## flow/config.mk

```make
export PLATFORM = sky130hd
export DESIGN_NAME = alu_top
export DESIGN_NICKNAME = alu_top
export VERILOG_FILES = /design/flow/design.v
export SDC_FILE = /design/flow/constraint.sdc
export NUM_CORES = 4
export LEC_CHECK = 0
export CAP_MARGIN = 15
export CORE_ASPECT_RATIO = 1.03
export CORE_MARGIN = 10
export CORE_UTILIZATION = 55
export CTS_CLUSTER_DIAMETER = 330
export CTS_CLUSTER_SIZE = 100
export GPL_ROUTABILITY_DRIVEN = 0
export HOLD_SLACK_MARGIN = 0.3
export MIN_ROUTING_LAYER = met1
export PLACE_DENSITY = 0.6
export SETUP_SLACK_MARGIN = -1.02
export SLEW_MARGIN = 20
export TNS_END_PERCENT = 15
```

## flow/constraint.sdc

```tcl
create_clock -name core_clock -period 10.2 [get_ports {clk}]
set_input_delay 2.0400 -clock core_clock [delete_from_list [all_inputs] [get_ports {clk}]]
set_output_delay 2.0400 -clock core_clock [all_outputs]
set_load 0.01 [all_outputs]
```

## flow/design.v

```verilog
module ALU (A, B, ALU_Sel, ALU_Out, Carryout, Overflow);
parameter ADD  = 0;
parameter SUB  = 1;
parameter MUL_HIGH = 2;
parameter MUL_LOW = 3;
input [31:0] A;
input [31:0] B;
input [3:0] ALU_Sel;
output [31:0] ALU_Out;
output Carryout;
output Overflow;
reg[31:0] ALU_32Result;
reg[63:0] ALU_64Result;
always @(*)
begin
    ALU_32Result = 32'h00000000;
    ALU_64Result = 64'h0000000000000000;
    case(ALU_Sel)
        ADD:        ALU_32Result = A + B;
        SUB:        ALU_32Result = A - B;
        MUL_HIGH:	ALU_64Result = A * B;
        MUL_LOW:	ALU_64Result = A * B;
        default:
        begin
            ALU_32Result = 32'h00000000;
            ALU_64Result = 64'h0000000000000000;
        end
    endcase
end
assign ALU_Out = (ALU_Sel == MUL_LOW)? ALU_64Result[31:0]: (ALU_Sel == MUL_HIGH)? ALU_64Result[63:32]:ALU_32Result[31:0];
assign Carryout = 1'b0;
assign Overflow = 1'b0;
endmodule
module alu_top (
    input             clk,
    input      [31:0] A,
    input      [31:0] B,
    input      [3:0]  ALU_Sel,
    output reg [31:0] ALU_Out,
    output reg        Carryout,
    output reg        Overflow
);
reg [31:0] a_q, b_q;
reg [3:0]  sel_q;
wire [31:0] out_d;
wire        carry_d, ovf_d;
ALU u_alu (
    .A(a_q), .B(b_q), .ALU_Sel(sel_q),
    .ALU_Out(out_d), .Carryout(carry_d), .Overflow(ovf_d)
);
always @(posedge clk) begin
    a_q      <= A;
    b_q      <= B;
    sel_q    <= ALU_Sel;
    ALU_Out  <= out_d;
    Carryout <= carry_d;
    Overflow <= ovf_d;
end
endmodule
```

## flow/run.sh

```bash
#!/bin/bash
# the make line also repeats each setting of config.mk as NAME=value (left out here)
make -C /OpenROAD-flow-scripts/flow DESIGN_CONFIG=/design/flow/config.mk WORK_HOME=/design/flow/orfs CLKGATE_MAP_FILE= finish
```

==> run summary, run 1 <==
flow finished, numbers: Critical path buffers and inverters 5, commonest cells in the synthesized netlist 899 x inv_1, 897 x fa_1, 580 x and2_1, outcome no timing/DRC/antenna violations, Seq. cell area 2000 um^2, largest net degree at the start of global routing 37, Bufs on Longest Clock Path 2, WL final 108000 um, post-route clock period utilization 86.9%, setup bufs post-CTS 0, CP Max Fanout 19, top logic cell family in the synthesized netlist adder cells, crit path kind register to register, worst setup path endpoint ALU_Out[26], max incr delay on CP 1.05 ns, die y size 288 um, num rows 98, Antenna Nets Post-Route 0, Complex Gates by Area 6.40%, FF+latch count, synth 100, pins over their slew limit 0, fmax 113 MHz, Vias per Instance 5.53, main flop type dfxtp_1, xor+xnor area frac 2.49%, crit end category register, Hold EP ALU_Out[20], Synth area leader fa_1, first-pass GRT wire length 174000 um, Max-Cap Viols 0, vias in the first global route 30.7k, Final Skew 0.0209 ns, Core ar. 69200 um^2, Layout Cells excl Fill 5098, HP Class register to register, yosys warns 2, Cells on Worst Hold Path 2, final worst path period need 8.87 ns, number of distinct library cells after synthesis 74, WP depth 21, Cell area leaders fa_1 47%, ha_1 9.7%, and2_1 9.5%, worst slew pin tran 1.11 ns, Min-Delay Startpoint sel_q[2], grt ovf 0, async set-reset flop share out of synthesis 0%, Chip Area 80600 um^2, WL/cell 21.2 um, Reg2Reg Depth 21, final hold viol count 0, CP arrival 9.19 ns, Adder Share, Synth 56.6%, Log Warnings 27, initial antenna violation count 5, Die X 280 um, mux frac, synth 0.287%, delay-heaviest family, CP adder cells, relative slew slack 25.4%, # DRC 0, 1st-iter DRT viols 1836, Port Buffers 100, cell count after placement 5079, Cell Area, Synth 38300 um^2, Latency at later pin 0.42 ns, Mean Syn Cell Area 9.00 um^2, met3 Use GR 3.51%, P&R area growth vs syn 5.42%, FF-to-FF End ALU_Out[26], Top cell by count, worst path fa_1, CTS root buf clkbuf_16, CP cell instances buf_4, and2_1, fa_1, fa_1, inv_1, fa_1, fa_1, inv_1, fa_1, fa_1, fa_1, inv_1, fa_1, inv_1, ha_1, nand4_1, or4_1, nor4_1, o211ai_1, and3_1, o31ai_1, most utilized layer in the global route result met2, Comb area 31900 um^2, met2 Resource Use GR 47.5%, GRT Total Usage 28.2%, CTS tree built, nets@finish 5452, RSZ-0062 raised after global routing false, Vias 28.2k, Critical Path RT 10.53 ns, R2R Path Start b_q[9], cell count after synthesis 4257, Basic Gates by Area 17.6%, Setup Viol. Count Final 0, # IOs 103, hpwl dp 89400 um, hold buffers post-CTS 0, Yosys Instances 4257, Startpoint Class register, CTS H-tree lvls 3, Critical Path Source b_q[9], cts repair resizes 0, floorplan core density 55.4%, Inserted Clock Buffers 9, M1 GR Usage 37.3%, Top cell area share 46.9%, filler cell count 6410, Crit-path slowest cell dfxtp_1, flip-flops with a built-in enable 0, post-synth area from yosys stat 38300 um^2, most common cell in the netlist inv_1, setup_tns 0 ns, CTS Sinks 100, R2R setup slack 1.33 ns, Pre-antenna DRT Iters 5, clock slew at reported path FFs 0.10 ns, post-synthesis sequential area ratio 5.23%
==> metrics by stage <==
stage / setup WS, ns / hold WS (ns) / area (um^2) / util [%]
after floorplan: 2.76 / 0.597 / 38300 / -
after global placement: 1.54 / 0.827 / 40100 / 57.9
after detailed placement: 1.47 / 0.841 / 40100 / 57.9
after CTS: 1.43 / 0.840 / 40400 / 58.4
after global routing: 1.07 / 0.873 / 40400 / 58.4
final: 1.33 / 0.839 / 40400 / 58.4
==> layer usage <==
layer | up-vias | share of wire, %
li1 | 12500 | -
met1 | 14600 | 42
met2 | 902 | 49
met3 | 179 | 5.8
met4 | 4 | 3.1
met5 | - | 0.029
==> area by class of cell <==
type	count	share of cell area (%)
Antenna cell	3	0.0186
Clock buffer	9	0.558
Clock inverter	7	0.214
Inverter	899	8.36
Multi-Input combinational cell	2996	79.1
Sequential cell	100	4.96
Tap cell	900	2.79
Timing Repair Buffer	184	4.04
==> run 2, diff against run 1 <==
CORE_ASPECT_RATIO = 0.5   (was 1.03)
CORE_MARGIN = 2   (was 10)
HOLD_SLACK_MARGIN = not set   (was 0.3)
SETUP_SLACK_MARGIN = -0.16   (was -1.02)
==> run summary, run 2 <==
flow finished, numbers: nets@finish 5454, post-route clock period utilization 86.2%, CTS root buf clkbuf_16, post-synthesis sequential area ratio 5.23%, final worst path period need 8.80 ns, xor+xnor area frac 2.49%, Complex Gates by Area 6.40%, vias in the first global route 30.1k, Max-Cap Viols 0, Hold EP ALU_Out[25], top logic cell family in the synthesized netlist adder cells, HP Class register to register, worst slew pin tran 1.18 ns, Min-Delay Startpoint sel_q[0], Startpoint Class register, most common cell in the netlist inv_1, FF-to-FF End ALU_Out[31], Log Warnings 27, number of distinct library cells after synthesis 74, CTS H-tree lvls 3, clock slew at reported path FFs 0.12 ns, Seq. cell area 2020 um^2, Crit-path slowest cell dfxtp_1, Latency at later pin 0.43 ns, yosys warns 2, Setup Viol. Count Final 0, Critical Path RT 10.49 ns, Chip Area 71900 um^2, 1st-iter DRT viols 2334, Critical path buffers and inverters 5, floorplan core density 55.6%, final core occ 58.6%, WP depth 24, flip-flops with a built-in enable 0, Port Buffers 100, worst setup path endpoint ALU_Out[31], Basic Gates by Area 17.6%, R2R setup slack 1.40 ns, Cell area leaders fa_1 47%, ha_1 9.7%, and2_1 9.5%, # DRC 0, post-synth area from yosys stat 38300 um^2, WL final 109000 um, num rows 68, Adder Share, Synth 56.6%, Final Skew 0.0269 ns, setup ws final 1.40 ns, Antenna Nets Post-Route 0, outcome no timing/DRC/antenna violations, WL/cell 21.3 um, final hold viol count 0, initial antenna violation count 0, fmax 114 MHz, CP Max Fanout 15, CTS Sinks 100, Reg2Reg Depth 24, # IOs 103, grt ovf 0, Top cell area share 46.9%, Core ar. 68900 um^2, Vias 28.5k, Die X 377 um, main flop type dfxtp_1, Synth area leader fa_1, P&R area growth vs syn 5.53%, Cells on Worst Hold Path 2, Critical Path Source a_q[7], Pre-antenna DRT Iters 6, crit end category register, Bufs on Longest Clock Path 2, die y size 191 um, largest net degree at the start of global routing 37, Top cell by count, worst path fa_1, GRT Total Usage 32.1%, async set-reset flop share out of synthesis 0%, pins over their slew limit 0, filler cell count 6386, first-pass GRT wire length 175000 um, Vias per Instance 5.58, max incr delay on CP 0.95 ns, mux frac, synth 0.287%, R2R Path Start a_q[7], cell count after synthesis 4257, CP arrival 9.08 ns, CTS tree built, Inserted Clock Buffers 9, pre-CTS setup slack 1.58 ns, Mean Syn Cell Area 9.00 um^2, RSZ-0062 raised after global routing false, hold buffers post-CTS 0, relative slew slack 21.4%, crit path kind register to register, setup_tns 0 ns, hpwl dp 90100 um, Cell Area, Synth 38300 um^2, cts repair resizes 0, delay-heaviest family, CP adder cells, commonest cells in the synthesized netlist 899 x inv_1, 897 x fa_1, 580 x and2_1, Comb area 31900 um^2, setup bufs post-CTS 0, FF+latch count, synth 100, Yosys Instances 4257, CP cell instances buf_4, buf_4, and2_1, fa_1, inv_1, fa_1, inv_1, fa_1, fa_1, fa_1, fa_1, fa_1, fa_1, ha_1, a21oi_1, o21ai_0, a221oi_1, o21ai_0, a21oi_1, o31ai_1, buf_4, a31o_2, nor4b_1, or4_1
## run 2: final cells by class
cell class              count  area share, %
diodes                      2         0.0124
clock inverters             7          0.226
clock buffers               9          0.557
multi-input cells        2996           79.0
inverters                 899           8.35
well taps                 910           2.82
flip-flops and latches    100           4.99
repair buffers            186           4.07
## run 2: stage by stage
stage               cells  hold WS, ns  cell area (um^2)
finish               5109        0.897             40400
global route         5107        0.924             40400
CTS                  5107        0.860             40400
detailed placement   5091        0.850             40100
global placement     5091        0.841             40100
floorplan            4258        0.597             38300
## run 2: per-layer routing
layer  GRT usage, %  wire (um)
met1           48.0      49500
met2           49.1      48300
met3           4.68       8110
met4           7.98       2880
met5              0          0
==> run 3, diff against run 2 <==
CAP_MARGIN = 40   (was 15)
CELL_PAD_IN_SITES_GLOBAL_PLACEMENT = 2   (was not set)
CORE_ASPECT_RATIO = not set   (was 0.5)
CORE_UTILIZATION = 35   (was 55)
CTS_CLUSTER_DIAMETER = not set   (was 330)
CTS_CLUSTER_SIZE = not set   (was 100)
GPL_ROUTABILITY_DRIVEN = not set   (was 0)
PLACE_DENSITY = not set   (was 0.6)
PLACE_DENSITY_LB_ADDON = 0.22   (was not set)
SETUP_SLACK_MARGIN = 1.97   (was -0.16)
TNS_END_PERCENT = 75   (was 15)
clock period = 6.79 ns   (was 10.2 ns; I/O delays follow)
==> run summary, run 3 <==
flow finished, numbers: outcome complete, but fails checks, violated checks negative setup slack, xor+xnor area frac 2.49%, Vias 29.4k, top logic cell family in the synthesized netlist adder cells, Bufs on Longest Clock Path 2, filler cell count 10.9k, main flop type dfxtp_1, cell count after synthesis 4257, setup ws final -0.692 ns, Critical path buffers and inverters 7, Top cell area share 46.9%, Critical Path Source a_q[20], HP Class register to register, CP Max Fanout 5, Antenna Nets Post-Route 0, worst setup path endpoint ALU_Out[6], Max-Cap Viols 0, max incr delay on CP 0.57 ns, hpwl dp 109000 um, Seq. cell area 2040 um^2, delay-heaviest family, CP adder cells, yosys warns 2, floorplan core density 35.2%, post-synthesis sequential area ratio 5.23%, Crit-path slowest cell fa_1, P&R area growth vs syn 23.3%, nets@finish 5936, fmax 134 MHz, Top cell by count, worst path fa_1, Startpoint Class register, Setup Viol. Count Final 32, crit path kind register to register, Chip Area 112000 um^2, mux frac, synth 0.287%, final instance area 47200 um^2, Die X 335 um, Vias per Instance 4.82, Synth area leader fa_1, post-synth area from yosys stat 38300 um^2, RSZ-0062 raised after global routing true, FF+latch count, synth 100, async set-reset flop share out of synthesis 0%, Comb area 33200 um^2, R2R setup slack -0.69 ns, final hold viol count 0, relative slew slack 56.5%, Core ar. 109000 um^2, CP arrival 7.83 ns, setup_tns -16.02 ns, R2R Path Start a_q[20], flip-flops with a built-in enable 0, Yosys Instances 4257, clock slew at reported path FFs 0.11 ns, vias in the first global route 32.5k, num rows 121, CTS tree built, final core occ 43.4%, Layout Cells excl Fill 6095, Log Warnings 30, Mean Syn Cell Area 9.00 um^2, first-pass GRT wire length 197000 um, pre-CTS setup slack -0.888 ns, worst slew pin tran 0.647 ns, number of distinct library cells after synthesis 74, Critical Path RT 7.14 ns, Latency at later pin 0.48 ns, # IOs 103, WL final 127000 um, Cell area leaders fa_1 47%, ha_1 9.7%, and2_1 9.5%, post-route clock period utilization 110%, largest net degree at the start of global routing 36, Basic Gates by Area 17.6%, WL/cell 20.8 um, # DRC 0, Cell Area, Synth 38300 um^2, WP depth 25, Inserted Clock Buffers 9, CTS root buf clkbuf_16, Port Buffers 100, final worst path period need 7.48 ns, FF-to-FF End ALU_Out[6], CTS H-tree lvls 3, Min-Delay Startpoint sel_q[1], Final Skew 0.0378 ns, initial antenna violation count 4, GP Congestion 0.887, dpl cell area 45200 um^2, die y size 335 um, Complex Gates by Area 6.40%, Hold EP ALU_Out[26], CTS Sinks 100, 1st-iter DRT viols 1535, Reg2Reg Depth 25, grt ovf 0, Pre-antenna DRT Iters 5, commonest cells in the synthesized netlist 899 x inv_1, 897 x fa_1, 580 x and2_1, GRT Total Usage 23.5%, Adder Share, Synth 56.6%, most common cell in the netlist inv_1, Cells on Worst Hold Path 3, WHS 0.740 ns, crit end category register, pins over their slew limit 0, cell count after placement 6030
[run 3: what timing repair did]
action,4_1_cts,5_1_grt
setup endpoints to repair,32,32
pin swaps,62,97
buffers inserted,20,21
gates resized,161,125
cloned,1,4
hold buffers,0,0
[run 3: final cells by class]
cell class	count	area share, %
multi-input cells	2996	70.4
well taps	1414	3.75
inverters	899	7.15
clock buffers	9	0.477
repair buffers	668	13.7
diodes	2	0.0106
flip-flops and latches	100	4.33
clock inverters	7	0.193
[run 3: metal layers]
| layer | vias to the layer above | GRT usage [%] | share of wire [%] |
|---|---|---|---|
| met5 | - | 0 | 0 |
| met2 | 499 | 38.9 | 48 |
| met3 | 116 | 2.98 | 3.6 |
| met4 | 0 | 5.41 | 2.3 |
| li1 | 13500 | - | - |
| met1 | 15200 | 32.6 | 47 |
==> run 4, diff against run 3 <==
CAP_MARGIN = 15   (was 40)
CELL_PAD_IN_SITES_GLOBAL_PLACEMENT = not set   (was 2)
CORE_ASPECT_RATIO = 1.03   (was not set)
CORE_UTILIZATION = 55   (was 35)
CTS_CLUSTER_DIAMETER = 333   (was not set)
CTS_CLUSTER_SIZE = 98   (was not set)
GPL_ROUTABILITY_DRIVEN = 0   (was not set)
PLACE_DENSITY = 0.6   (was not set)
PLACE_DENSITY_LB_ADDON = not set   (was 0.22)
SETUP_SLACK_MARGIN = -0.93   (was 1.97)
TNS_END_PERCENT = 15   (was 75)
clock period = 10.2 ns   (was 6.79 ns; I/O delays follow)
==> run summary, run 4 <==
flow finished, numbers: top layer in use met4, Max-Cap Viols 0, Crit-path slowest cell dfxtp_1, Layout Cells excl Fill 5096, Chip Area 71800 um^2, dpl cell area 40100 um^2, Mean Syn Cell Area 9.00 um^2, GRT Total Usage 31.9%, fmax 114 MHz, Pre-antenna DRT Iters 6, Synth area leader fa_1, Complex Gates by Area 6.40%, Top cell area share 46.9%, Cells on Worst Hold Path 2, WP depth 23, R2R setup slack 1.42 ns, final worst path period need 8.78 ns, Latency at later pin 0.42 ns, outcome no timing/DRC/antenna violations, most common cell in the netlist inv_1, crit end category register, yosys warns 2, top logic cell family in the synthesized netlist adder cells, CP arrival 9.10 ns, DRT met1 WL 45600 um, CTS tree built, Vias 28.3k, Final Skew 0.0146 ns, main flop type dfxtp_1, Min-Delay Startpoint sel_q[2], xor+xnor area frac 2.49%, max incr delay on CP 1.04 ns, FF-to-FF End ALU_Out[26], worst slew pin tran 1.16 ns, Top cell by count, worst path fa_1, P&R area growth vs syn 5.48%, Antenna Nets Post-Route 0, Core ar. 69200 um^2, Yosys Instances 4257, largest net degree at the start of global routing 36, cts repair resizes 0, Die X 264 um, met3 WL 6670 um, number of distinct library cells after synthesis 74, 1st-iter DRT viols 1838, final instance area 40400 um^2, Inserted Clock Buffers 9, # DRC 0, FF+latch count, synth 100, async set-reset flop share out of synthesis 0%, CTS root buf clkbuf_16, pre-CTS setup slack 1.59 ns, final hold viol count 0, Setup Viol. Count Final 0, cell count after placement 5078, setup_tns 0 ns, Bufs on Longest Clock Path 2, Cell area leaders fa_1 47%, ha_1 9.7%, and2_1 9.5%, delay-heaviest family, CP adder cells, mux frac, synth 0.287%, vias in the first global route 30.6k, Startpoint Class register, pins over their slew limit 0, CTS H-tree lvls 3, clock slew at reported path FFs 0.09 ns, Hold EP ALU_Out[20], Critical Path Source b_q[5], nets@finish 5451, hpwl dp 88900 um, Vias per Instance 5.55, initial antenna violation count 4, cell count after synthesis 4257, WL final 108000 um, setup bufs post-CTS 0, Cell Area, Synth 38300 um^2, Reg2Reg Depth 23, flip-flops with a built-in enable 0, first-pass GRT wire length 175000 um, Adder Share, Synth 56.6%, setup ws final 1.42 ns, R2R Path Start b_q[5], RSZ-0062 raised after global routing false, Critical Path RT 10.52 ns, commonest cells in the synthesized netlist 899 x inv_1, 897 x fa_1, 580 x and2_1, floorplan core density 55.4%, grt ovf 0, Basic Gates by Area 17.6%, Log Warnings 27, CP Max Fanout 21, relative slew slack 22.2%, post-synth area from yosys stat 38300 um^2, post-route clock period utilization 86.1%, CP cell instances buf_4, and2_1, fa_1, fa_1, fa_1, inv_1, fa_1, inv_1, fa_1, ha_1, fa_1, inv_1, fa_1, inv_1, ha_1, and3_1, nand2_1, or3_1, o2111a_1, nor4_1, o211ai_1, and3_1, o31ai_1, worst setup path endpoint ALU_Out[26], WL met2 52700 um, post-synthesis sequential area ratio 5.23%, hold buffers post-CTS 0, CTS Sinks 100, Critical path buffers and inverters 5, crit path kind register to register, HP Class register to register, num rows 98, die y size 272 um, Port Buffers 100, # IOs 103, WL/cell 21.1 um
-- run 4: stage by stage --
| stage | util [%] | hold slack (ns) |
|---|---|---|
| final | 58.4 | 0.839 |
| after global routing | 58.4 | 0.868 |
| after CTS | 58.4 | 0.825 |
| after detailed placement | 57.9 | 0.828 |
| after global placement | 57.9 | 0.818 |
| after floorplan | - | 0.597 |
-- run 4: final cells by class --
type	instances	area (um^2)
diodes	2	5.00
clock buffers	9	225
clock inverters	7	114
fillers	6365	28800
inverters	899	3370
multi-input cells	2996	31900
flip-flops and latches	100	2010
well taps	900	1130
repair buffers	183	1620
-- run 4: layer usage --
metal	up-vias	global-route usage (%)
met3	141	5.10
met4	0	7.81
li1	12500	-
met1	14800	43.0
met2	824	54.4
met5	-	0
==> run 5, diff against run 4 <==
ABC_AREA = 1   (was not set)
CAP_MARGIN = 25   (was 15)
CELL_PAD_IN_SITES_DETAIL_PLACEMENT = 2   (was not set)
CORE_ASPECT_RATIO = not set   (was 1.03)
CORE_UTILIZATION = 40   (was 55)
CTS_CLUSTER_DIAMETER = not set   (was 333)
CTS_CLUSTER_SIZE = 27   (was 98)
GPL_TIMING_DRIVEN = 1   (was not set)
MAX_ROUTING_LAYER = met5   (was not set)
MIN_ROUTING_LAYER = met2   (was met1)
PLACE_DENSITY = not set   (was 0.6)
PLACE_DENSITY_LB_ADDON = 0.22   (was not set)
SETUP_SLACK_MARGIN = -0.13   (was -0.93)
TNS_END_PERCENT = not set   (was 15)
clock period = 9.0 ns   (was 10.2 ns; I/O delays follow)
==> run summary, run 5 <==
yosys + openroad results -> outcome did not finish, Halt Stage global routing, tool error [ERROR GRT-0116] Global routing finished with congestion. Check the congestion regions in the DRC Viewer., floorplan core density 40.5%, Basic Gates by Area 20.7%, Die X 326 um, xor+xnor area frac 0.910%, mux frac, synth 0%, die y size 326 um, # IOs 103, Core ar. 102000 um^2, Bufs on Longest Clock Path 2, Top cell area share 43.4%, grt ovf 5199, Mean Syn Cell Area 7.22 um^2, yosys warns 2, Yosys Instances 5727, Inserted Clock Buffers 9, most common cell in the netlist inv_1, Cell area leaders fa_1 43%, inv_1 16%, nand2_1 16%, Cell Area, Synth 41400 um^2, FF+latch count, synth 100, Chip Area 106000 um^2, hold buffers post-CTS 0, Port Buffers 100, hpwl dp 254000 um, GRT Total Usage 99.2%, Synth area leader fa_1, CTS H-tree lvls 3, CTS root buf clkbuf_16, num rows 117, top logic cell family in the synthesized netlist adder cells, async set-reset flop share out of synthesis 0%, Adder Share, Synth 52.4%, cell count after synthesis 5727, Complex Gates by Area 2.67%, commonest cells in the synthesized netlist 1785 x inv_1, 1730 x nand2_1, 897 x fa_1, number of distinct library cells after synthesis 41, flip-flops with a built-in enable 0, post-synth area from yosys stat 41400 um^2, CTS Sinks 100, post-synthesis sequential area ratio 4.84%, main flop type dfxtp_1
[run 5: metal layers]
metal,global-route usage [%],overflow
met5,88.4,158
met4,90.3,1178
met3,102,1467
met2,102,2396
met1,-,-
[run 5: what timing repair did]
item                                    in CTS
setup buffers                                0
resized                                     18
endpoints found under the setup margin      15
[run 5: through the flow]
step	cells	area (um^2)	util [%]	setup TNS (ns)	worst slack (ns)
CTS	7078	44400	43.4	-0.0861	-0.0479
detailed placement	7062	44000	43.1	-4.32	-0.589
global placement	7060	44000	43.0	0	1.26
floorplan	5728	41400	-	0	2.59
==> run 6, diff against run 5 <==
CAP_MARGIN = 20   (was 25)
CELL_PAD_IN_SITES_DETAIL_PLACEMENT = not set   (was 2)
CORE_UTILIZATION = 52   (was 40)
CTS_CLUSTER_SIZE = not set   (was 27)
GPL_ROUTABILITY_DRIVEN = not set   (was 0)
GPL_TIMING_DRIVEN = not set   (was 1)
MAX_ROUTING_LAYER = not set   (was met5)
MIN_ROUTING_LAYER = not set   (was met2)
PLACE_DENSITY_LB_ADDON = not set   (was 0.22)
SETUP_SLACK_MARGIN = not set   (was -0.13)
TNS_END_PERCENT = 10   (was not set)
clock period = 5.74 ns   (was 9.0 ns; I/O delays follow)
==> run summary, run 6 <==
flow finished, numbers: outcome complete, but fails checks, violated checks negative setup slack, Synth area leader fa_1, relative slew slack 42.4%, Basic Gates by Area 20.7%, Vias per Instance 5.00, max incr delay on CP 0.60 ns, number of distinct library cells after synthesis 41, cell count after synthesis 5727, post-route clock period utilization 117%, first-pass GRT wire length 214000 um, post-synthesis sequential area ratio 4.84%, pins over their slew limit 0, Inserted Clock Buffers 9, crit path kind register to register, hpwl dp 117000 um, worst slew pin tran 0.855 ns, CTS root buf clkbuf_16, mux frac, synth 0%, Min-Delay Startpoint sel_q[1], CTS tree built, Adder Share, Synth 52.4%, RSZ-0062 raised after global routing true, Port Buffers 100, post-synth area from yosys stat 41400 um^2, final hold viol count 0, Hold EP ALU_Out[0], HP Class register to register, Die X 286 um, floorplan core density 52.5%, Reg2Reg Depth 29, Critical path buffers and inverters 9, Latency at later pin 0.44 ns, final worst path period need 6.72 ns, Chip Area 81800 um^2, setup ws final -0.982 ns, Bufs on Longest Clock Path 2, largest net degree at the start of global routing 34, vias in the first global route 37.5k, main flop type dfxtp_1, Antenna Nets Post-Route 0, filler cell count 7383, die y size 286 um, WL/cell 19.0 um, yosys warns 2, 1st-iter DRT viols 2544, Top cell area share 43.4%, GRT Total Usage 34.6%, num rows 103, Vias 35.7k, Final Skew 0.0320 ns, grt ovf 0, Cells on Worst Hold Path 4, Setup Viol. Count Final 32, clock slew at reported path FFs 0.09 ns, most common cell in the netlist inv_1, Critical Path Source a_q[4], Complex Gates by Area 2.67%, Cell Area, Synth 41400 um^2, R2R Path Start a_q[4], P&R area growth vs syn 18.0%, WL final 136000 um, xor+xnor area frac 0.910%, commonest cells in the synthesized netlist 1785 x inv_1, 1730 x nand2_1, 897 x fa_1, top logic cell family in the synthesized netlist adder cells, Crit-path slowest cell fa_1, Critical Path RT 6.04 ns, Core ar. 78900 um^2, Max-Cap Viols 0, hold buffers post-CTS 0, # DRC 0, Log Warnings 30, CTS Sinks 100, FF+latch count, synth 100, WP depth 29, Layout Cells excl Fill 7153, Mean Syn Cell Area 7.22 um^2, WHS 0.928 ns, Startpoint Class register, fmax 149 MHz, # IOs 103, cell count after placement 7111, Yosys Instances 5727, initial antenna violation count 5, CP Max Fanout 4, delay-heaviest family, CP adder cells, nets@finish 7359, Cell area leaders fa_1 43%, inv_1 16%, nand2_1 16%, Top cell by count, worst path fa_1, R2R setup slack -0.98 ns, crit end category register, FF-to-FF End ALU_Out[29], CTS H-tree lvls 3, Pre-antenna DRT Iters 7, flip-flops with a built-in enable 0, CP arrival 7.02 ns, GP Congestion 0.964, async set-reset flop share out of synthesis 0%, worst setup path endpoint ALU_Out[29]
run 6: area by class of cell:
class / instances / area (um^2) / area share [%]
clock buffers: 9 / 225 / 0.461
clock inverters: 7 / 70.1 / 0.144
multi-input cells: 3602 / 32600 / 66.8
diodes: 1 / 2.50 / 0.00513
repair buffers: 597 / 5860 / 12.0
flip-flops and latches: 100 / 2030 / 4.16
well taps: 1050 / 1310 / 2.69
inverters: 1787 / 6710 / 13.7
run 6: per-stage QoR:
step | area, um^2 | TNS, ns | util, % | worst slack (ns)
final | 48800 | -28.75 | 61.9 | -0.982
after global routing | 48800 | -36.90 | 61.9 | -1.22
after CTS | 48200 | -30.13 | 61.1 | -0.990
after detailed placement | 47600 | -33.96 | 60.3 | -1.19
after global placement | 47600 | -33.32 | 60.3 | -1.24
after floorplan | 42100 | -9.54 | - | -0.336
run 6: timing repair:
item                                    in CTS  in global routing
buffers inserted                            17                  6
endpoints found under the setup margin      32                 32
cloned                                       0                  2
resized                                     58                146
pin swaps                                   19                 51
run 6: routing by layer:
layer	share of wire, %	global-route usage, %
met1	43	48.5
met5	0.051	0
met4	3.7	10.1
met3	7.0	4.81
met2	46	56.1
==> run 7, diff against run 6 <==
CORE_ASPECT_RATIO = 0.69   (was not set)
CORE_UTILIZATION = 72   (was 52)
CTS_CLUSTER_DIAMETER = 308   (was not set)
CTS_CLUSTER_SIZE = 100   (was not set)
PLACE_DENSITY = 0.39   (was not set)
TNS_END_PERCENT = 5   (was 10)
clock period = 6.12 ns   (was 5.74 ns; I/O delays follow)
==> run summary, run 7 <==
yosys + openroad results -> outcome did not finish, Halt Stage global routing, tool error [ERROR GRT-0116] Global routing finished with congestion. Check the congestion regions in the DRC Viewer., Synth area leader fa_1, Inserted Clock Buffers 9, flip-flops with a built-in enable 0, die y size 203 um, Die X 293 um, # IOs 103, Top cell area share 43.4%, GP Congestion 1.05, number of distinct library cells after synthesis 41, hold buffers post-CTS 0, Bufs on Longest Clock Path 2, Mean Syn Cell Area 7.22 um^2, async set-reset flop share out of synthesis 0%, cell count after synthesis 5727, post-synthesis sequential area ratio 4.84%, CTS H-tree lvls 3, Adder Share, Synth 52.4%, cell count after placement 6766, CTS root buf clkbuf_16, commonest cells in the synthesized netlist 1785 x inv_1, 1730 x nand2_1, 897 x fa_1, post-synth area from yosys stat 41400 um^2, yosys warns 2, main flop type dfxtp_1, FF+latch count, synth 100, Yosys Instances 5727, Core ar. 56400 um^2, GRT Total Usage 81.8%, Chip Area 59400 um^2, grt ovf 357, dpl cell area 46700 um^2, Cell Area, Synth 41400 um^2, top logic cell family in the synthesized netlist adder cells, Port Buffers 100, most common cell in the netlist inv_1, mux frac, synth 0%, floorplan core density 73.4%, Basic Gates by Area 20.7%, Complex Gates by Area 2.67%, xor+xnor area frac 0.910%, CTS Sinks 100, Cell area leaders fa_1 43%, inv_1 16%, nand2_1 16%, num rows 72, hpwl dp 134000 um
run 7: what timing repair did:
action                                  4_1_cts
resized                                     283
setup buffers                                53
pin swaps                                   128
endpoints found under the hold margin         0
cloned                                        3
endpoints found under the setup margin       32
run 7: per-stage QoR:
step / setup TNS (ns) / setup WS (ns)
3_5_place_dp: -23.90 / -0.962
4_1_cts: -20.55 / -0.688
2_1_floorplan: -0.0353 / -0.0120
3_3_place_gp: -20.53 / -0.906
run 7: per-layer routing:
layer	global-route usage, %	overflow
met2	94.0	167
met3	73.4	47
met1	84.4	55
met5	61.6	10
met4	68.0	78
==> run 8, diff against run 7 <==
CAP_MARGIN = 40   (was 20)
CORE_ASPECT_RATIO = 1.03   (was 0.69)
CTS_CLUSTER_DIAMETER = 35   (was 308)
CTS_CLUSTER_SIZE = 50   (was 100)
GPL_ROUTABILITY_DRIVEN = 1   (was not set)
HOLD_SLACK_MARGIN = 0.29   (was not set)
MIN_ROUTING_LAYER = met1   (was not set)
PLACE_DENSITY = 0.6   (was 0.39)
SETUP_SLACK_MARGIN = 0.96   (was not set)
SLEW_MARGIN = 5   (was 20)
TNS_END_PERCENT = 15   (was 5)
clock period = 3.36 ns   (was 6.12 ns; I/O delays follow)
==> run summary, run 8 <==
yosys + openroad results -> post-synthesis sequential area ratio 4.84%, most common cell in the netlist inv_1, grt ovf 10, hold buffers post-CTS 0, Die X 240 um, floorplan core density 72.6%, CTS H-tree lvls 3, post-synth area from yosys stat 41400 um^2, main flop type dfxtp_1, mux frac, synth 0%, # IOs 103, tool error [ERROR GRT-0116] Global routing finished with congestion. Check the congestion regions in the DRC Viewer., Chip Area 59400 um^2, yosys warns 2, Port Buffers 100, Bufs on Longest Clock Path 2, dpl cell area 47700 um^2, die y size 247 um, FF+latch count, synth 100, Cell area leaders fa_1 43%, inv_1 16%, nand2_1 16%, CTS root buf clkbuf_16, Halt Stage global routing, Core ar. 57000 um^2, hpwl dp 127000 um, Complex Gates by Area 2.67%, Top cell area share 43.4%, outcome did not finish, num rows 89, GP Congestion 1.04, flip-flops with a built-in enable 0, xor+xnor area frac 0.910%, Mean Syn Cell Area 7.22 um^2, async set-reset flop share out of synthesis 0%, top logic cell family in the synthesized netlist adder cells, cell count after synthesis 5727, Cell Area, Synth 41400 um^2, Yosys Instances 5727, Basic Gates by Area 20.7%, GRT Total Usage 74.7%, commonest cells in the synthesized netlist 1785 x inv_1, 1730 x nand2_1, 897 x fa_1, Adder Share, Synth 52.4%, Synth area leader fa_1, Inserted Clock Buffers 9, CTS Sinks 100, number of distinct library cells after synthesis 41
run 8: timing repair:
action                                  4_1_cts
setup buffers                                 9
resized                                     112
gates cloned                                  6
pin swaps                                    40
endpoints found under the setup margin       32
run 8: per-stage QoR:
step / std cells / hold slack, ns / setup WS [ns]
3_5_place_dp: 6913 / 0.807 / -3.54
4_1_cts: 6944 / 0.668 / -3.37
3_3_place_gp: 6913 / 0.792 / -3.35
2_1_floorplan: 5728 / 0.581 / -2.72
run 8: metal layers:
layer | global-route usage [%] | overflow
met4 | 66.1 | 1
met3 | 63.8 | 1
met1 | 75.4 | 0
met2 | 88.9 | 8
met5 | 49.1 | 0
==> run 9, diff against run 8 <==
ABC_AREA = not set   (was 1)
CAP_MARGIN = 15   (was 40)
CTS_CLUSTER_DIAMETER = not set   (was 35)
CTS_CLUSTER_SIZE = 49   (was 50)
HOLD_SLACK_MARGIN = -0.04   (was 0.29)
PLACE_DENSITY = 0.64   (was 0.6)
SETUP_SLACK_MARGIN = not set   (was 0.96)
SLEW_MARGIN = 15   (was 5)
TNS_END_PERCENT = 75   (was 15)
clock period = 6.67 ns   (was 3.36 ns; I/O delays follow)
==> run summary, run 9 <==
flow finished, numbers: num rows 85, outcome complete, but fails checks, mux frac, synth 0.287%, GP Congestion 1.00, CTS Sinks 100, most utilized layer in the global route result met2, cell count after synthesis 4257, fmax 132 MHz, GRT Total Usage 47.2%, post-synth area from yosys stat 38300 um^2, Mean Syn Cell Area 9.00 um^2, R2R setup slack -0.91 ns, P&R area growth vs syn 20.5%, WL final 127000 um, Adder Share, Synth 56.6%, met2 Resource Use GR 76.1%, final hold viol count 0, nets@finish 5913, Chip Area 55100 um^2, first-pass GRT wire length 195000 um, Critical Path RT 6.98 ns, top logic cell family in the synthesized netlist adder cells, violated checks negative setup slack, commonest cells in the synthesized netlist 899 x inv_1, 897 x fa_1, 580 x and2_1, M1 GR Usage 55.0%, Reg2Reg Depth 29, CTS tree built, async set-reset flop share out of synthesis 0%, CP Max Fanout 17, Critical Path Source b_q[10], Core ar. 52400 um^2, Min-Delay Startpoint sel_q[0], HP Class register to register, clock slew at reported path FFs 0.08 ns, initial antenna violation count 12, Log Warnings 32, flip-flops with a built-in enable 0, hold buffers post-CTS 0, final instance area 46100 um^2, number of distinct library cells after synthesis 74, Bufs on Longest Clock Path 2, setup ws final -0.913 ns, die y size 238 um, Cell area leaders fa_1 47%, ha_1 9.7%, and2_1 9.5%, crit end category register, Synth area leader fa_1, RSZ-0062 raised after global routing true, CTS root buf clkbuf_16, # DRC 0, max incr delay on CP 0.55 ns, Cell Area, Synth 38300 um^2, WL/cell 23.8 um, Startpoint Class register, grt ovf 0, CTS H-tree lvls 3, Hold EP ALU_Out[25], Critical path buffers and inverters 10, most common cell in the netlist inv_1, filler cell count 2484, Top cell by count, worst path fa_1, Vias per Instance 6.12, vias in the first global route 36.0k, crit path kind register to register, # IOs 103, dpl cell area 44100 um^2, Crit-path slowest cell fa_1, Final Skew 0.0167 ns, post-synthesis sequential area ratio 5.23%, floorplan core density 73.0%, Complex Gates by Area 6.40%, main flop type dfxtp_1, hpwl dp 97700 um, Antenna Nets Post-Route 0, Cells on Worst Hold Path 2, Setup Viol. Count Final 32, worst slew pin tran 0.846 ns, post-route clock period utilization 114%, CP arrival 7.89 ns, WP depth 29, Basic Gates by Area 17.6%, final worst path period need 7.58 ns, xor+xnor area frac 2.49%, yosys warns 2, Port Buffers 100, Max-Cap Viols 0, Latency at later pin 0.42 ns, Yosys Instances 4257, Vias 32.8k, WHS 0.847 ns, Pre-antenna DRT Iters 8, worst setup path endpoint ALU_Out[26], 1st-iter DRT viols 3178, delay-heaviest family, CP adder cells, Inserted Clock Buffers 9, R2R Path Start b_q[10], Top cell area share 46.9%, FF-to-FF End ALU_Out[26], pins over their slew limit 0, relative slew slack 43.4%, met3 Use GR 12.9%, Die X 231 um, FF+latch count, synth 100, largest net degree at the start of global routing 36
[run 9: metal layers]
layer | part of all wire (%) | vias up
li1 | - | 13500
met1 | 33 | 16300
met2 | 47 | 2256
met3 | 11 | 819
met4 | 9.0 | 6
met5 | 0.042 | -
[run 9: stage by stage]
step,util [%],TNS (ns),instances,worst slack [ns]
floorplan,-,-1.53,4258,-0.319
global placement,84.1,-18.32,5296,-0.801
detailed placement,84.1,-20.97,5296,-0.880
CTS,86.8,-14.18,5338,-0.613
global route,88.0,-27.30,5357,-1.13
finish,88.0,-22.59,5359,-0.913
[run 9: area by class of cell]
type / instances / area (um^2) / area share (%)
Tap cell: 696 / 871 / 1.89
Antenna cell: 7 / 17.5 / 0.0380
Inverter: 899 / 3370 / 7.31
Clock inverter: 7 / 77.6 / 0.168
Sequential cell: 100 / 2070 / 4.48
Multi-Input combinational cell: 2996 / 33200 / 71.9
Clock buffer: 9 / 225 / 0.488
Timing Repair Buffer: 645 / 6340 / 13.7
[run 9: timing repair]
action	CTS	global route
pin swaps	126	70
setup buffers	24	15
gates cloned	4	3
gates resized	226	95
setup endpoints to repair	32	32
==> run 10, diff against run 9 <==
CAP_MARGIN = 20   (was 15)
CORE_ASPECT_RATIO = not set   (was 1.03)
CORE_UTILIZATION = 66   (was 72)
CTS_CLUSTER_SIZE = not set   (was 49)
GPL_ROUTABILITY_DRIVEN = not set   (was 1)
HOLD_SLACK_MARGIN = not set   (was -0.04)
MIN_ROUTING_LAYER = not set   (was met1)
PLACE_DENSITY = not set   (was 0.64)
SLEW_MARGIN = 20   (was 15)
TNS_END_PERCENT = not set   (was 75)
clock period = 8.45 ns   (was 6.67 ns; I/O delays follow)
==> run summary, run 10 <==
flow finished, numbers: outcome no timing/DRC/antenna violations, cell count after placement 5009, Antenna Nets Post-Route 0, CP Max Fanout 13, WHS 0.841 ns, main flop type dfxtp_1, grt ovf 0, Cell Area, Synth 38300 um^2, Critical Path RT 8.71 ns, worst slew pin tran 1.03 ns, final instance area 40800 um^2, FF+latch count, synth 100, Crit-path slowest cell dfxtp_1, num rows 88, R2R setup slack 0.34 ns, Pre-antenna DRT Iters 5, vias in the first global route 31.1k, Core ar. 57600 um^2, # DRC 0, setup ws final 0.339 ns, setup bufs post-CTS 0, largest net degree at the start of global routing 36, delay-heaviest family, CP adder cells, max incr delay on CP 0.79 ns, Top cell area share 46.9%, Vias per Instance 5.76, async set-reset flop share out of synthesis 0%, Complex Gates by Area 6.40%, CTS root buf clkbuf_16, Cell area leaders fa_1 47%, ha_1 9.7%, and2_1 9.5%, Bufs on Longest Clock Path 2, initial antenna violation count 3, dpl cell area 40500 um^2, Log Warnings 29, P&R area growth vs syn 6.46%, CP arrival 8.37 ns, WL final 107000 um, Reg2Reg Depth 25, Cells on Worst Hold Path 2, crit end category register, RSZ-0062 raised after global routing false, # IOs 103, Port Buffers 100, Setup Viol. Count Final 0, Final Skew 0.0144 ns, final worst path period need 8.11 ns, clock slew at reported path FFs 0.09 ns, CTS Sinks 100, crit path kind register to register, Top cell by count, worst path fa_1, yosys warns 2, relative slew slack 30.9%, GP Congestion 0.976, number of distinct library cells after synthesis 74, Basic Gates by Area 17.6%, Startpoint Class register, nets@finish 5517, pins over their slew limit 0, final hold viol count 0, xor+xnor area frac 2.49%, WP depth 25, floorplan core density 66.5%, setup_tns 0 ns, Min-Delay Startpoint sel_q[3], most common cell in the netlist inv_1, final core occ 70.8%, CTS H-tree lvls 3, Critical path buffers and inverters 6, HP Class register to register, commonest cells in the synthesized netlist 899 x inv_1, 897 x fa_1, 580 x and2_1, Yosys Instances 4257, Mean Syn Cell Area 9.00 um^2, Inserted Clock Buffers 9, die y size 245 um, pre-CTS setup slack 0.411 ns, post-route clock period utilization 96.0%, post-synth area from yosys stat 38300 um^2, cell count after synthesis 4257, 1st-iter DRT viols 1878, Latency at later pin 0.40 ns, WL/cell 21.3 um, Vias 28.9k, FF-to-FF End ALU_Out[20], fmax 123 MHz, post-synthesis sequential area ratio 5.23%, Critical Path Source b_q[12], first-pass GRT wire length 174000 um, Adder Share, Synth 56.6%, CTS tree built, worst setup path endpoint ALU_Out[20], Max-Cap Viols 0, Chip Area 60000 um^2, Layout Cells excl Fill 5027, Die X 245 um, Synth area leader fa_1, mux frac, synth 0.287%, Hold EP ALU_Out[27], top logic cell family in the synthesized netlist adder cells, hpwl dp 89600 um, flip-flops with a built-in enable 0, R2R Path Start b_q[12], GRT Total Usage 38.1%
==> run 10: metal layers <==
metal  global-route usage, %  up-vias  routed length (um)
li1                        -    12700                   -
met3                    5.39      214                8180
met5                       0        -                  27
met1                    51.1    14900               42300
met4                    12.6        4                3750
met2                    64.2     1187               52900
==> run 10: area by class of cell <==
| cell class | count | area [um^2] |
|---|---|---|
| Fill cell | 4663 | 16800 |
| Clock buffer | 9 | 225 |
| Inverter | 899 | 3370 |
| Timing Repair Buffer | 249 | 2210 |
| Tap cell | 765 | 957 |
| Sequential cell | 100 | 2000 |
| Antenna cell | 2 | 5.00 |
| Clock inverter | 7 | 78.8 |
| Multi-Input combinational cell | 2996 | 31900 |
==> run 10: timing repair <==
item / CTS / global route
hold buffers: 0 / 0
gates resized: 0 / 1
endpoints found under the setup margin: 0 / 1
==> run 11, diff against run 10 <==
ABC_AREA = 1   (was not set)
CELL_PAD_IN_SITES_DETAIL_PLACEMENT = 2   (was not set)
CORE_UTILIZATION = 40   (was 66)
CTS_CLUSTER_SIZE = 27   (was not set)
GPL_ROUTABILITY_DRIVEN = 0   (was not set)
HOLD_SLACK_MARGIN = 0.06   (was not set)
MAX_ROUTING_LAYER = met4   (was not set)
PLACE_DENSITY = 0.74   (was not set)
clock period = 9.0 ns   (was 8.45 ns; I/O delays follow)
==> run summary, run 11 <==
yosys + openroad results -> # IOs 103, mux frac, synth 0%, Top cell area share 43.4%, Cell Area, Synth 41400 um^2, num rows 117, tool error [ERROR DPL-0033] detailed placement checks failed during check placement., floorplan core density 40.5%, Cell area leaders fa_1 43%, inv_1 16%, nand2_1 16%, Synth area leader fa_1, Core ar. 102000 um^2, flip-flops with a built-in enable 0, Mean Syn Cell Area 7.22 um^2, most common cell in the netlist inv_1, yosys warns 2, Basic Gates by Area 20.7%, outcome did not finish, Complex Gates by Area 2.67%, number of distinct library cells after synthesis 41, Yosys Instances 5727, Chip Area 106000 um^2, die y size 326 um, Die X 326 um, cell count after synthesis 5727, Port Buffers 100, xor+xnor area frac 0.910%, top logic cell family in the synthesized netlist adder cells, post-synthesis sequential area ratio 4.84%, Adder Share, Synth 52.4%, FF+latch count, synth 100, Halt Stage detailed placement, main flop type dfxtp_1, post-synth area from yosys stat 41400 um^2, async set-reset flop share out of synthesis 0%, commonest cells in the synthesized netlist 1785 x inv_1, 1730 x nand2_1, 897 x fa_1
## run 11: metrics by stage
stage / worst slack, ns / hold WS (ns) / instance area [um^2]
2_1_floorplan: 2.59 / 0.581 / 41400
3_3_place_gp: 1.29 / 0.797 / 43800
==> run 12, diff against run 11 <==
ABC_AREA = not set   (was 1)
CELL_PAD_IN_SITES_DETAIL_PLACEMENT = not set   (was 2)
CORE_UTILIZATION = 64   (was 40)
CTS_CLUSTER_SIZE = not set   (was 27)
GPL_ROUTABILITY_DRIVEN = not set   (was 0)
HOLD_SLACK_MARGIN = not set   (was 0.06)
MAX_ROUTING_LAYER = not set   (was met4)
PLACE_DENSITY = not set   (was 0.74)
clock period = 7.35 ns   (was 9.0 ns; I/O delays follow)
==> run summary, run 12 <==
flow finished, numbers: hpwl dp 92600 um, Antenna Nets Post-Route 0, yosys warns 2, largest net degree at the start of global routing 36, WHS 0.797 ns, # DRC 0, Chip Area 61800 um^2, Mean Syn Cell Area 9.00 um^2, Top cell by count, worst path fa_1, post-synthesis sequential area ratio 5.23%, floorplan core density 64.8%, Inserted Clock Buffers 9, xor+xnor area frac 2.49%, Top cell area share 46.9%, Adder Share, Synth 56.6%, Log Warnings 32, filler cell count 4340, mux frac, synth 0.287%, Startpoint Class register, delay-heaviest family, CP adder cells, most common cell in the netlist inv_1, async set-reset flop share out of synthesis 0%, WP depth 29, CTS tree built, worst setup path endpoint ALU_Out[31], Vias 30.2k, CP Max Fanout 5, outcome complete, but fails checks, relative slew slack 34.0%, Pre-antenna DRT Iters 24, Comb area 32800 um^2, vias in the first global route 32.4k, final worst path period need 7.48 ns, post-synth area from yosys stat 38300 um^2, initial antenna violation count 2, Critical Path Source a_q[15], R2R Path Start a_q[15], worst slew pin tran 0.984 ns, Port Buffers 100, hold buffers post-CTS 0, num rows 89, FF+latch count, synth 100, # IOs 103, final hold viol count 0, grt ovf 0, crit path kind register to register, Synth area leader fa_1, Vias per Instance 5.69, pre-CTS setup slack -0.471 ns, Critical Path RT 7.64 ns, Setup Viol. Count Final 7, die y size 249 um, Basic Gates by Area 17.6%, Yosys Instances 4257, Latency at later pin 0.41 ns, top logic cell family in the synthesized netlist adder cells, Max-Cap Viols 0, crit end category register, WL/cell 21.0 um, Complex Gates by Area 6.40%, cell count after synthesis 4257, Crit-path slowest cell fa_2, max incr delay on CP 0.55 ns, fmax 134 MHz, Cells on Worst Hold Path 2, Cell area leaders fa_1 47%, ha_1 9.7%, and2_1 9.5%, Critical path buffers and inverters 10, WL final 112000 um, 1st-iter DRT viols 2281, Seq. cell area 2100 um^2, R2R setup slack -0.13 ns, flip-flops with a built-in enable 0, FF-to-FF End ALU_Out[31], post-route clock period utilization 102%, Cell Area, Synth 38300 um^2, Layout Cells excl Fill 5315, first-pass GRT wire length 177000 um, Bufs on Longest Clock Path 2, GRT Total Usage 37.2%, CTS root buf clkbuf_16, Reg2Reg Depth 29, cell count after placement 5265, CP arrival 7.76 ns, nets@finish 5796, Die X 249 um, HP Class register to register, RSZ-0062 raised after global routing true, main flop type dfxtp_1, Final Skew 0.0224 ns, CTS Sinks 100, Hold EP ALU_Out[0], P&R area growth vs syn 17.0%, pins over their slew limit 0, Core ar. 59100 um^2, Min-Delay Startpoint a_q[0], clock slew at reported path FFs 0.09 ns, CTS H-tree lvls 3, number of distinct library cells after synthesis 74, violated checks negative setup slack, GP Congestion 0.957, commonest cells in the synthesized netlist 899 x inv_1, 897 x fa_1, 580 x and2_1, setup ws final -0.127 ns
==> run 12: area by class of cell <==
class | instances | share of cell area, %
Sequential cell | 100 | 4.68
Clock buffer | 9 | 0.503
Timing Repair Buffer | 528 | 11.8
Inverter | 899 | 7.53
Multi-Input combinational cell | 2996 | 73.2
Clock inverter | 7 | 0.204
Antenna cell | 3 | 0.0168
Tap cell | 773 | 2.16
==> run 12: stage by stage <==
step	utilization, %	TNS, ns	area [um^2]
floorplan	-	-0.00285	38300
global placement	72.6	-7.20	43000
detailed placement	72.6	-8.42	43000
CTS	74.0	-0.193	43800
global route	75.8	-3.22	44800
finish	75.8	-0.238	44800
==> run 12: timing repair <==
action | CTS | global route
setup buffers | 13 | 22
pin swaps | 61 | 133
endpoints found under the setup margin | 32 | 32
resized | 101 | 237
endpoints found under the hold margin | 0 | 0
gates cloned | 0 | 3
==> run 12: layer usage <==
layer / share of wire (%) / up-vias / global-route usage (%)
met5: 0 / - / 0
met4: 4.2 / 0 / 12.6
met3: 8.1 / 257 / 6.74
met2: 49 / 1220 / 63.1
met1: 39 / 15500 / 48.4
li1: - / 13200 / -
==> run 13, diff against run 12 <==
CORE_UTILIZATION = 52   (was 64)
clock period = 8.2 ns   (was 7.35 ns; I/O delays follow)
==> run summary, run 13 <==
flow finished, numbers: outcome no timing/DRC/antenna violations, main flop type dfxtp_1, num rows 99, Setup Viol. Count Final 0, Max-Cap Viols 0, Cell area leaders fa_1 47%, ha_1 9.7%, and2_1 9.5%, # IOs 103, Mean Syn Cell Area 9.00 um^2, Basic Gates by Area 17.6%, Adder Share, Synth 56.6%, Antenna diodes 0, commonest cells in the synthesized netlist 899 x inv_1, 897 x fa_1, 580 x and2_1, Startpoint Class register, FF-to-FF End ALU_Out[31], Vias per Instance 5.45, WP depth 21, Vias 28.8k, pins over their slew limit 0, number of distinct library cells after synthesis 74, mux frac, synth 0.287%, first-pass GRT wire length 178000 um, setup ws final 0.306 ns, post-synthesis sequential area ratio 5.23%, R2R Path Start b_q[17], CTS H-tree lvls 3, post-route clock period utilization 96.3%, setup bufs post-CTS 0, CTS tree built, crit end category register, Port Buffers 100, Complex Gates by Area 6.40%, largest net degree at the start of global routing 38, CTS Sinks 100, worst slew pin tran 0.958 ns, yosys warns 2, xor+xnor area frac 2.49%, final instance area 41600 um^2, Synth area leader fa_1, relative slew slack 36.1%, HP Class register to register, R2R setup slack 0.31 ns, crit path kind register to register, Inserted Clock Buffers 9, FF+latch count, synth 100, CP arrival 8.18 ns, grt ovf 0, WL final 110000 um, Latency at later pin 0.41 ns, GRT Total Usage 30.9%, WL/cell 20.9 um, CTS root buf clkbuf_16, Cells on Worst Hold Path 2, dpl cell area 41300 um^2, CP cell instances nand2_1, fa_1, fa_1, inv_1, fa_1, fa_1, fa_1, fa_1, fa_1, fa_1, ha_1, a21oi_1, o21ai_0, a221oi_1, buf_4, o21ai_0, a21oi_1, o31ai_1, a31o_2, nor4b_1, or4_1, filler cell count 6784, nets@finish 5573, Seq. cell area 2030 um^2, Log Warnings 27, P&R area growth vs syn 8.62%, RSZ-0062 raised after global routing false, Critical Path RT 8.49 ns, Top cell by count, worst path fa_1, Hold EP ALU_Out[27], Top cell area share 46.9%, final worst path period need 7.89 ns, cell count after synthesis 4257, Min-Delay Startpoint sel_q[2], floorplan core density 52.5%, Comb area 31900 um^2, async set-reset flop share out of synthesis 0%, die y size 275 um, 1st-iter DRT viols 1820, GP Congestion 0.945, Cell Area, Synth 38300 um^2, Core ar. 73000 um^2, hold buffers post-CTS 0, setup_tns 0 ns, Yosys Instances 4257, Critical Path Source b_q[17], hpwl dp 92500 um, Crit-path slowest cell dfxtp_1, Bufs on Longest Clock Path 2, CP Max Fanout 14, clock slew at reported path FFs 0.09 ns, most common cell in the netlist inv_1, Pre-antenna DRT Iters 5, post-synth area from yosys stat 38300 um^2, final hold viol count 0, Final Skew 0.0166 ns, delay-heaviest family, CP adder cells, vias in the first global route 31.2k, Chip Area 75800 um^2, Reg2Reg Depth 21, worst setup path endpoint ALU_Out[31], Die X 275 um, # DRC 0, flip-flops with a built-in enable 0, initial antenna violation count 3, max incr delay on CP 0.80 ns, top logic cell family in the synthesized netlist adder cells, fmax 127 MHz, pre-CTS setup slack 0.203 ns, Critical path buffers and inverters 2, Antenna Nets Post-Route 0
run 13: final cells by class:
type	instances	share of cell area (%)
multi-input combinational	2996	76.7
tap	959	2.88
timing repair buffer	305	6.62
sequential	100	4.89
clock inverter	6	0.186
inverter	899	8.11
clock buffer	10	0.574
run 13: repair_timing:
| action | in CTS | in global routing |
|---|---|---|
| resized | 0 | 25 |
| endpoints found under the setup margin | 0 | 17 |
| hold endpoints to repair | 0 | 0 |
run 13: metal layers:
layer | track usage (%) | share of wire, % | vias up
met5 | 0 | 0.010 | -
met4 | 7.95 | 2.7 | 2
met3 | 3.91 | 5.5 | 160
met2 | 52.5 | 49 | 814
met1 | 42.1 | 43 | 15000
li1 | - | - | 12800
run 13: metrics by stage:
stage	hold slack [ns]	instances	util (%)
finish	0.823	5275	57.0
global route	0.864	5275	57.0
CTS	0.808	5275	57.0
detailed placement	0.802	5259	56.5
global placement	0.799	5259	56.5
floorplan	0.597	4258	-
==> run 14, diff against run 13 <==
CAP_MARGIN = 10   (was 20)
CORE_UTILIZATION = 72   (was 52)
CTS_CLUSTER_SIZE = 50   (was not set)
HOLD_SLACK_MARGIN = -0.08   (was not set)
PLACE_DENSITY = 0.64   (was not set)
SETUP_SLACK_MARGIN = -0.15   (was not set)
SLEW_MARGIN = 10   (was 20)
clock period = 6.73 ns   (was 8.2 ns; I/O delays follow)
==> run summary, run 14 <==
flow finished, numbers: fmax 132 MHz, Inserted Clock Buffers 9, hpwl dp 98300 um, RSZ-0062 raised after global routing true, Top cell area share 46.9%, most common cell in the netlist inv_1, CTS root buf clkbuf_16, grt ovf 0, Chip Area 55100 um^2, Antenna Nets Post-Route 0, hold buffers post-CTS 0, Mean Syn Cell Area 9.00 um^2, Adder Share, Synth 56.6%, FF+latch count, synth 100, xor+xnor area frac 2.49%, Complex Gates by Area 6.40%, CTS Sinks 100, R2R Path Start a_q[25], Port Buffers 100, Max-Cap Viols 0, Vias per Instance 6.22, final hold viol count 0, Cells on Worst Hold Path 2, Critical path buffers and inverters 3, main flop type dfxtp_1, final instance area 45800 um^2, floorplan core density 72.9%, Die X 235 um, delay-heaviest family, CP adder cells, 1st-iter DRT viols 3642, Layout Cells excl Fill 5348, Vias 33.3k, Min-Delay Startpoint sel_q[0], WP depth 22, largest net degree at the start of global routing 36, setup_tns -21.49 ns, async set-reset flop share out of synthesis 0%, yosys warns 2, cell count after placement 5267, Final Skew 0.0222 ns, Critical Path Source a_q[25], Bufs on Longest Clock Path 2, top logic cell family in the synthesized netlist adder cells, CP arrival 7.84 ns, FF-to-FF End ALU_Out[31], outcome complete, but fails checks, max incr delay on CP 0.72 ns, Setup Viol. Count Final 32, final worst path period need 7.56 ns, nets@finish 5903, setup ws final -0.826 ns, GRT Total Usage 46.3%, pins over their slew limit 0, WL/cell 24.4 um, Top cell by count, worst path fa_1, CP cell instances buf_12, and2_1, fa_1, inv_1, fa_1, fa_1, fa_1, inv_1, fa_1, fa_1, fa_2, fa_1, ha_4, a21oi_4, o21ai_2, a221oi_2, o21ai_1, a21oi_2, o31ai_4, a31o_4, nor4b_1, or4_1, GP Congestion 0.979, Latency at later pin 0.42 ns, relative slew slack 41.7%, most utilized layer in the global route result met2, Cell area leaders fa_1 47%, ha_1 9.7%, and2_1 9.5%, number of distinct library cells after synthesis 74, # IOs 103, Log Warnings 33, Pre-antenna DRT Iters 6, flip-flops with a built-in enable 0, filler cell count 2649, Reg2Reg Depth 22, initial antenna violation count 14, Synth area leader fa_1, Yosys Instances 4257, mux frac, synth 0.287%, HP Class register to register, num rows 84, R2R setup slack -0.83 ns, post-route clock period utilization 112%, clock slew at reported path FFs 0.09 ns, # DRC 0, crit end category register, CTS tree built, Hold EP ALU_Out[25], Startpoint Class register, CTS H-tree lvls 3, dpl cell area 43700 um^2, first-pass GRT wire length 195000 um, P&R area growth vs syn 19.5%, WL final 130000 um, met2 Resource Use GR 74.8%, Basic Gates by Area 17.6%, Core ar. 52600 um^2, worst setup path endpoint ALU_Out[31], Cell Area, Synth 38300 um^2, worst slew pin tran 0.872 ns, post-synth area from yosys stat 38300 um^2, CP Max Fanout 11, commonest cells in the synthesized netlist 899 x inv_1, 897 x fa_1, 580 x and2_1, cell count after synthesis 4257, violated checks negative setup slack, met3 Use GR 9.81%, Critical Path RT 7.02 ns, Crit-path slowest cell fa_2, crit path kind register to register, M1 GR Usage 56.3%, die y size 235 um, post-synthesis sequential area ratio 5.23%, vias in the first global route 36.2k
[run 14: per-layer routing]
metal	up-vias	routed length, um
li1	13400	-
met1	16300	42700
met2	2580	60200
met5	-	89
met4	6	12500
met3	920	14900
[run 14: final cells by class]
type | count | area, um^2 | share of cell area (%)
antenna | 14 | 35.0 | 0.0765
inverter | 899 | 3370 | 7.37
timing repair buffer | 635 | 6130 | 13.4
clock buffer | 9 | 225 | 0.492
multi-input combinational | 2996 | 33000 | 72.0
tap | 688 | 861 | 1.88
sequential | 100 | 2090 | 4.57
clock inverter | 7 | 80.1 | 0.175
[run 14: metrics by stage]
step | hold slack (ns) | utilization (%) | setup WS [ns]
final | 0.835 | 87.1 | -0.826
after global routing | 0.884 | 87.1 | -1.01
after CTS | 0.831 | 86.1 | -0.579
after detailed placement | 0.816 | 83.2 | -0.896
after global placement | 0.783 | 83.2 | -0.819
after floorplan | 0.597 | - | -0.317
[run 14: repair_timing]
item | CTS | global route
pin swaps | 128 | 101
buffers inserted | 46 | 18
setup endpoints to repair | 32 | 32
gates cloned | 2 | 2
resized | 267 | 98
